// mac_array_4x4
module mac_array_4x4 (
    input wire clk,
    input wire rst_n,
    input wire en,
    input wire load_acc,
    input wire [15:0] a_in_0,
    input wire [15:0] a_in_1,
    input wire [15:0] a_in_2,
    input wire [15:0] a_in_3,
    input wire [15:0] b_in_0,
    input wire [15:0] b_in_1,
    input wire [15:0] b_in_2,
    input wire [15:0] b_in_3,
    input wire [511:0] partial_sum_init,
    output wire [31:0] result_0_0, result_0_1, result_0_2, result_0_3,
    output wire [31:0] result_1_0, result_1_1, result_1_2, result_1_3,
    output wire [31:0] result_2_0, result_2_1, result_2_2, result_2_3,
    output wire [31:0] result_3_0, result_3_1, result_3_2, result_3_3
);
    wire [15:0] a_wire [0:3][0:4];   
    wire [15:0] b_wire [0:4][0:3];   
    assign a_wire[0][0] = a_in_0;
    assign a_wire[1][0] = a_in_1;
    assign a_wire[2][0] = a_in_2;
    assign a_wire[3][0] = a_in_3;
    assign b_wire[0][0] = b_in_0;
    assign b_wire[0][1] = b_in_1;
    assign b_wire[0][2] = b_in_2;
  ...
export LEC_CHECK = 0
export ABC_AREA = 1
export CAP_MARGIN = 20
export CELL_PAD_IN_SITES_DETAIL_PLACEMENT = 2
export CELL_PAD_IN_SITES_GLOBAL_PLACEMENT = 1
export CORE_MARGIN = 5
export CORE_UTILIZATION = 72
export CTS_CLUSTER_DIAMETER = 35
export GPL_ROUTABILITY_DRIVEN = 0
export GPL_TIMING_DRIVEN = 1
export MAX_ROUTING_LAYER = met4
export MIN_ROUTING_LAYER = met2
export PLACE_DENSITY_LB_ADDON = 0.24
export SETUP_SLACK_MARGIN = 4.27
export SLEW_MARGIN = 20
export TNS_END_PERCENT = 40
create_clock -name core_clock -period 25.0 [get_ports {clk}]
run.sh (not shown) runs the stock make flow with config.mk's settings and CLKGATE_MAP_FILE=.
The first run did not get past global placement with FLW-0024.
Rerun with:
- ABC_AREA: 1 -> default
- CELL_PAD_IN_SITES_DETAIL_PLACEMENT: 2 -> default
- CELL_PAD_IN_SITES_GLOBAL_PLACEMENT: 1 -> default
- CORE_MARGIN: 5 -> 2
- CORE_UTILIZATION: 72 -> 68
- CTS_CLUSTER_DIAMETER: 35 -> default
- GPL_ROUTABILITY_DRIVEN: 0 -> default
- GPL_TIMING_DRIVEN: 1 -> default
- HOLD_SLACK_MARGIN: default -> -0.08
- MAX_ROUTING_LAYER: met4 -> default
- MIN_ROUTING_LAYER: met2 -> default
- PLACE_DENSITY_LB_ADDON: 0.24 -> default
- SETUP_SLACK_MARGIN: 4.27 -> default
- TNS_END_PERCENT: 40 -> default
- clock period: 25.0 -> 14.1 ns (I/O delays scaled with it)
=> This time the run finished with setup timing left. Synthesized cell count fell by 18%. Synthesized area drops by 2.4%. Die area climbs by 0.94%.
Rerun with:
- CORE_UTILIZATION: 68 -> 58
- HOLD_SLACK_MARGIN: -0.08 -> -0.1
- SETUP_SLACK_MARGIN: default -> -1.35
- clock period: 14.1 -> 13.6 ns (I/O delays scaled with it)
Outcome: The changed run finished but fails on setup timing. Global-route usage drops by 5.5 points. Worst setup slack degrades by 0.41 ns. Non-clock buffer count came out lower by 1. Register-to-register slack gets worse by 0.86 ns. Area after synthesis stays the same. Via count decreases by 2.5%.
Rerun with:
- CORE_UTILIZATION: 58 -> 72
- CTS_CLUSTER_DIAMETER: default -> 71
- CTS_CLUSTER_SIZE: default -> 11
- HOLD_SLACK_MARGIN: -0.1 -> default
- PLACE_DENSITY: default -> 0.41
- SETUP_SLACK_MARGIN: -1.35 -> default
- TNS_END_PERCENT: default -> 5
- clock period: 13.6 -> 8.1 ns (I/O delays scaled with it)
=>
- The new run completed, yet does not pass: setup timing
- wire length rises by about 1.4%
- clock-buffer cell count falls by 22
- utilization rises by 17 points
- sequential share of layout area falls by 0.13 points
- via count rises by about 6%
Rerun with:
- CORE_UTILIZATION: 72 -> 68
- CTS_CLUSTER_DIAMETER: 71 -> default
- CTS_CLUSTER_SIZE: 11 -> 47
- PLACE_DENSITY: 0.41 -> default
- TNS_END_PERCENT: 5 -> default
- clock period: 8.1 -> 15.0 ns (I/O delays scaled with it)
=>
- The changed run finished with setup timing left
- cell area drops by 2.3%
- die area rises by 5.8%
- clock-buffer cell count came out higher by 15
- via count fell by 3.2%
- wire length drops by 2.5%
- global-route usage fell by 3.3 points
- synthesized area is unchanged
- critical path depth goes down by 1
- cell count fell by 1.3%
- non-clock buffer count is lower by 519


## run 1
Starting RTL as in the previous note.
clock: 28.3 ns
lec_check: 0
cap_margin: 20
cell_pad_in_sites_detail_placement: 1
cell_pad_in_sites_global_placement: 2
core_margin: 4
core_utilization: 40
cts_cluster_diameter: 226
cts_cluster_size: 13
gpl_routability_driven: 1
place_density_lb_addon: 0.24
slew_margin: 0
tns_end_percent: 50
## Diff of input files: run 2 against run 1
- clearing CTS_CLUSTER_SIZE, which used to be 13
- clearing CELL_PAD_IN_SITES_DETAIL_PLACEMENT, which used to be 1
- clearing GPL_ROUTABILITY_DRIVEN, which used to be 1
- clearing TNS_END_PERCENT, which used to be 50
- clearing PLACE_DENSITY_LB_ADDON, which used to be 0.24
- swapping 4 for 2 in CORE_MARGIN
- swapping 0 for 20 in SLEW_MARGIN
- clearing CELL_PAD_IN_SITES_GLOBAL_PLACEMENT, which used to be 2
- clearing CTS_CLUSTER_DIAMETER, which used to be 226
- swapping 28.3 for 18.0 in the clock period (ns, I/O delays scaled along)
[summary]
Run 2 vs. run 1: aggregate routed wire length went down by 39 mm.
Looking at number of placement rows across run 2 and run 1, the one that comes out lower is run 1.
Sort run 2 and run 1 by largest net degree at the start of global routing, descending, and run 1 comes first.
Across both runs, number of antenna violations at the first check in global routing was lower for run 2 than for run 1.
On minimum hold slack, run 1 beats run 2.
Net count of the finished layout of run 2 exceeds that of run 1 slightly.
In the metrics for run 2 and run 1, the one carrying the lower post-layout period usage of the worst path is run 1.
Input changes introduced in run 3 (baseline for comparison: run 2):
- CORE_UTILIZATION: 40 -> 64
- CTS_CLUSTER_SIZE: unset -> 99
- the clock period (ns, I/O delays scaled along): 18.0 -> 22.4
Notes after the runs:
Compared with run 2, in run 3 total number of sequential cells closely matched the old numbers, transition time at the pin with the least slew margin decreased by 0.024 ns relative to the old numbers, worst setup slack increased by 2.98 ns relative to the old numbers.
Looking only at clock buffer count in the final layout, and setting everything else aside, the lower value of run 3 and run 2 goes to run 3.
Relative to run 2, non-clock buffer instance count of the final layout has gone down in run 3.
Run 3 ended up with a higher required arrival time at the worst endpoint than run 2 did.
On number of placed instances, taps included, the lower figure sits with run 3, not run 2.
Higher weighted congestion reported at the end of routability-driven placement goes to run 3 over run 2.
The inputs of run 4 differ from those of run 3 as listed below.
- CORE_UTILIZATION now 40, was 64
- CTS_CLUSTER_SIZE no longer set, was 99
- the clock period (ns, I/O delays scaled along) now 17.3, was 22.4
[summary]
Run 4 did not stop at any stage, and its layout met the timing, design-rule and antenna checks.
Run 3 did not stop at any stage, and its layout met the timing, design-rule and antenna checks.
Run comparison: run 4 cell with the largest stage delay on the worst path sky130_fd_sc_hd__fa_1; run 3 cell with the largest stage delay on the worst path sky130_fd_sc_hd__clkdlybuf4s50_1
Delta (run 4 minus run 3): chip width has increased; non-clock buffer count has increased.
Signed area change from the synthesized netlist to the final layout: run 4 and run 3 compared, lower one is run 3
The first-pass GRT wire length in run 4 sits 6.5% above the value recorded for run 3.
Run 4: count of clock-buffer cells in the layout higher than run 3
Diff run 3 -> run 4: post-route cell area picked up an extra 2.5%; number of buffer cells added on primary ports level.


== old ==
Starting RTL as in the previous note.
Settings: LEC_CHECK=0, CAP_MARGIN=20, CELL_PAD_IN_SITES_DETAIL_PLACEMENT=1, CELL_PAD_IN_SITES_GLOBAL_PLACEMENT=2, CORE_MARGIN=9, CORE_UTILIZATION=40, CTS_CLUSTER_SIZE=13, GPL_ROUTABILITY_DRIVEN=0, PLACE_DENSITY_LB_ADDON=0.24, SLEW_MARGIN=0, TNS_END_PERCENT=50; clock period 28.3 ns.
### old -> new
- SLEW_MARGIN: 0 -> 20
- CELL_PAD_IN_SITES_DETAIL_PLACEMENT: 1 -> unset
- GPL_ROUTABILITY_DRIVEN: 0 -> unset
- CELL_PAD_IN_SITES_GLOBAL_PLACEMENT: 2 -> unset
- PLACE_DENSITY_LB_ADDON: 0.24 -> unset
- CORE_UTILIZATION: 40 -> 68
- CTS_CLUSTER_SIZE: 13 -> 97
- CORE_MARGIN: 9 -> 2
- TNS_END_PERCENT: 50 -> unset
- the clock period (ns, I/O delays scaled along): 28.3 -> 12.1
--- outcome ---
Comparing new and old, the higher slew at the pin with the worst max-slew slack was measured on new. On new: number of antenna diodes is about 17% lower than what old gave. The final report for new shows a completed flow and a layout that fails verification, specifically negative setup slack. NOTE: post-layout utilization of the core in new exceeds that of old. The cell area after layout of new exceeds that of old by about 2.4%. Of new and old, new shows the higher synthesis-to-layout area growth, with old below it.


Starting RTL as in the previous note.
Settings: LEC_CHECK=0, ABC_AREA=1, CAP_MARGIN=25, CELL_PAD_IN_SITES_DETAIL_PLACEMENT=2, CELL_PAD_IN_SITES_GLOBAL_PLACEMENT=1, CORE_MARGIN=5, CORE_UTILIZATION=72, CTS_CLUSTER_DIAMETER=35, GPL_ROUTABILITY_DRIVEN=0, GPL_TIMING_DRIVEN=1, MAX_ROUTING_LAYER=met4, MIN_ROUTING_LAYER=met2, PLACE_DENSITY_LB_ADDON=0.24, SLEW_MARGIN=20, TNS_END_PERCENT=40; clock period 25.0 ns.
The starting point aborted during 3_3_place_gp on FLW-0024.
Change:
ABC_AREA = default   (was 1)
CAP_MARGIN = 20   (was 25)
CELL_PAD_IN_SITES_DETAIL_PLACEMENT = 1   (was 2)
CELL_PAD_IN_SITES_GLOBAL_PLACEMENT = default   (was 1)
CORE_MARGIN = 9   (was 5)
CORE_UTILIZATION = 40   (was 72)
CTS_CLUSTER_DIAMETER = default   (was 35)
GPL_TIMING_DRIVEN = default   (was 1)
MAX_ROUTING_LAYER = default   (was met4)
MIN_ROUTING_LAYER = default   (was met2)
SETUP_SLACK_MARGIN = 4.34   (was default)
TNS_END_PERCENT = default   (was 40)
clock period = 18.0 ns   (was 25.0 ns; I/O delays follow)
The changed run ran to the end with no violations.
Area after synthesis fell by 2.4%.
Synthesized cell count decreases by 18%.
Die size increases by 78%.
Change:
CELL_PAD_IN_SITES_DETAIL_PLACEMENT = default   (was 1)
CORE_MARGIN = 2   (was 9)
CORE_UTILIZATION = 48   (was 40)
GPL_ROUTABILITY_DRIVEN = default   (was 0)
PLACE_DENSITY_LB_ADDON = default   (was 0.24)
SETUP_SLACK_MARGIN = -1.35   (was 4.34)
clock period = 14.5 ns   (was 18.0 ns; I/O delays follow)
The new run finished but fails on setup timing.
Area after synthesis is unchanged.
Global-route usage is higher by 2.9 points.
Die area goes down by 20%.
Wire length drops by 14%.
Final area went down by 1.5%.
Setup slack gets worse by 3.3 ns.
Worst hold slack is better by 0.067 ns.
Sequential share of layout area is about the same.
Change:
CORE_UTILIZATION = 11   (was 48)
SETUP_SLACK_MARGIN = default   (was -1.35)
clock period = 22.4 ns   (was 14.5 ns; I/O delays follow)
With this change the flow passed the timing, design-rule and antenna checks.
Synthesized cell count does not change.
Wire length climbs by 39%.
Worst setup slack gains 4.7 ns.


Starting RTL as in the previous note.
clock: 9.88 ns
lec_check: 0
cap_margin: 15
core_margin: 2
core_utilization: 72
cts_cluster_size: 91
gpl_routability_driven: 1
gpl_timing_driven: 1
hold_slack_margin: 0.17
setup_slack_margin: 2.52
slew_margin: 20
The first run finished but fails on setup timing.
Next try:
--- a/flow/config.mk
+++ b/flow/config.mk
@@ -14,3 +14,3 @@
 export HOLD_SLACK_MARGIN = 0.17
-export SETUP_SLACK_MARGIN = 2.52
+export SETUP_SLACK_MARGIN = -0.75
 export SLEW_MARGIN = 20
==> flow/constraint.sdc (replaced) <==
create_clock -name core_clock -period 11.1 [get_ports {clk}]
set_input_delay 2.2200 -clock core_clock [delete_from_list [all_inputs] [get_ports {clk}]]
set_output_delay 2.2200 -clock core_clock [all_outputs]
set_load 0.01 [all_outputs]
Result: The changed run finished but failed the layout checks on setup timing; setup slack gets better by 1.1 ns; first-iteration DRC count barely changes.
Next try:
--- a/flow/config.mk
+++ b/flow/config.mk
@@ -10,7 +10,4 @@
 export CORE_UTILIZATION = 72
-export CTS_CLUSTER_SIZE = 91
-export GPL_ROUTABILITY_DRIVEN = 1
-export GPL_TIMING_DRIVEN = 1
-export HOLD_SLACK_MARGIN = 0.17
-export SETUP_SLACK_MARGIN = -0.75
+export HOLD_SLACK_MARGIN = -0.08
+export SETUP_SLACK_MARGIN = 0.84
 export SLEW_MARGIN = 20
==> flow/constraint.sdc (replaced) <==
create_clock -name core_clock -period 14.1 [get_ports {clk}]
set_input_delay 2.8200 -clock core_clock [delete_from_list [all_inputs] [get_ports {clk}]]
set_output_delay 2.8200 -clock core_clock [all_outputs]
set_load 0.01 [all_outputs]
The changed run finished with setup timing left.
Synthesized area does not change.
Worst setup slack improves by 2.4 ns.
Die area is unchanged.
Synthesized cell count is unchanged.
Flip-flop count stays the same.
Wire length drops by about 1.5%.
Via count drops by 1.2%.
Worst hold slack degrades by 0.064 ns.
Non-clock buffer count drops by 286.
Next try:
--- a/flow/config.mk
+++ b/flow/config.mk
@@ -7,7 +7,5 @@
 export LEC_CHECK = 0
-export CAP_MARGIN = 15
+export CAP_MARGIN = 20
 export CORE_MARGIN = 2
-export CORE_UTILIZATION = 72
-export HOLD_SLACK_MARGIN = -0.08
-export SETUP_SLACK_MARGIN = 0.84
+export CORE_UTILIZATION = 61
 export SLEW_MARGIN = 20
==> flow/constraint.sdc (replaced) <==
create_clock -name core_clock -period 17.3 [get_ports {clk}]
set_input_delay 3.4600 -clock core_clock [delete_from_list [all_inputs] [get_ports {clk}]]
set_output_delay 3.4600 -clock core_clock [all_outputs]
set_load 0.01 [all_outputs]
- The new run completed with no timing, DRC or antenna violations
- final area came out lower by a few percent
- clock-buffer cell count climbs by 8
- wire length went down slightly
- non-clock buffer count came out lower by 328
- via count went down by a few percent
- core utilization fell by 14 points
- worst hold slack gets better by 0.0045 ns
- final cell count grows slightly
Next try:
--- a/flow/config.mk
+++ b/flow/config.mk
@@ -9,3 +9,3 @@
 export CORE_MARGIN = 2
-export CORE_UTILIZATION = 61
+export CORE_UTILIZATION = 72
 export SLEW_MARGIN = 20
==> flow/constraint.sdc (replaced) <==
create_clock -name core_clock -period 14.1 [get_ports {clk}]
set_input_delay 2.8200 -clock core_clock [delete_from_list [all_inputs] [get_ports {clk}]]
set_output_delay 2.8200 -clock core_clock [all_outputs]
set_load 0.01 [all_outputs]
Now the flow finished but fails on setup timing.
Synthesized cell count is unchanged.
Setup slack is worse by 1.3 ns.
Global-route usage went up by 6.9 points.
Wire length is higher by 1.5%.


## build 41
mac_array_4x4 again, from the RTL that the note above started with.
Settings: LEC_CHECK=0, CAP_MARGIN=20, CELL_PAD_IN_SITES_DETAIL_PLACEMENT=1, CORE_MARGIN=9, CORE_UTILIZATION=40, CTS_CLUSTER_SIZE=13, GPL_ROUTABILITY_DRIVEN=0, PLACE_DENSITY_LB_ADDON=0.24, SETUP_SLACK_MARGIN=4.34, SLEW_MARGIN=0; clock period 28.3 ns.
--- input diff build 41..build 28 ---
- a change of CORE_UTILIZATION from 40 to 58
- a deleted CELL_PAD_IN_SITES_DETAIL_PLACEMENT that had been 1
- a deleted CTS_CLUSTER_SIZE that had been 13
- a change of CORE_MARGIN from 9 to 2
- a change of SETUP_SLACK_MARGIN from 4.34 to 3.89
- a deleted GPL_ROUTABILITY_DRIVEN that had been 0
- a deleted PLACE_DENSITY_LB_ADDON that had been 0.24
- an added MAX_ROUTING_LAYER of met4
- a change of SLEW_MARGIN from 0 to 20
- a change of the clock period (ns, I/O delays scaled along) from 28.3 to 14.5
==> results <==
- [flow] build 28 | stages: complete | final checks: fail | reason: setup timing
- In the reports for build 41 and build 28, the smaller cell count belongs to build 28.
- When build 28 is set beside build 41, its multi-input combinational area share turns out to be 0.18 points larger.
- Build 28: area growth from synthesis to layout 2.4 points above build 41
- Between build 28 and build 41, it is build 28 whose count of inserted tapcells is lower, by 1776.
- Combined global-route utilization of all metal layers sits higher in build 28 than in build 41.
- Delta(arrival time reported for the critical path endpoint, build 28 - build 41) < 0
- Cmp build 41 and build 28 / total wirelength of the detailed-routed design / higher: build 41
- In build 28 the initial antenna violation count turned out about 60% lower than in build 41.
- Total negative setup slack was higher in build 41 than in build 28.
Input-level comparison between build 43 and build 28:
- an added MIN_ROUTING_LAYER of met2
- an added PLACE_DENSITY_LB_ADDON of 0.03
- a change of CORE_UTILIZATION from 58 to 40
- a change of SETUP_SLACK_MARGIN from 3.89 to -1.98
- a change of the clock period (ns, I/O delays scaled along) from 14.5 to 27.0
==> comparison <==
Clock tree skew after final layout, build 43 and build 28, higher one = build 43.
Worst hold slack: build 43 lower than build 28
Per the final summary, build 43 finished and its layout is clean on timing, DRC and antenna.
Build 43 vs build 28, clock-cell share of area went up by 0.19 points.
Build 28 → build 43: flop share of the area went up by 0.17 points; count of cells along the worst register-to-register path shows a reduction of 14%.
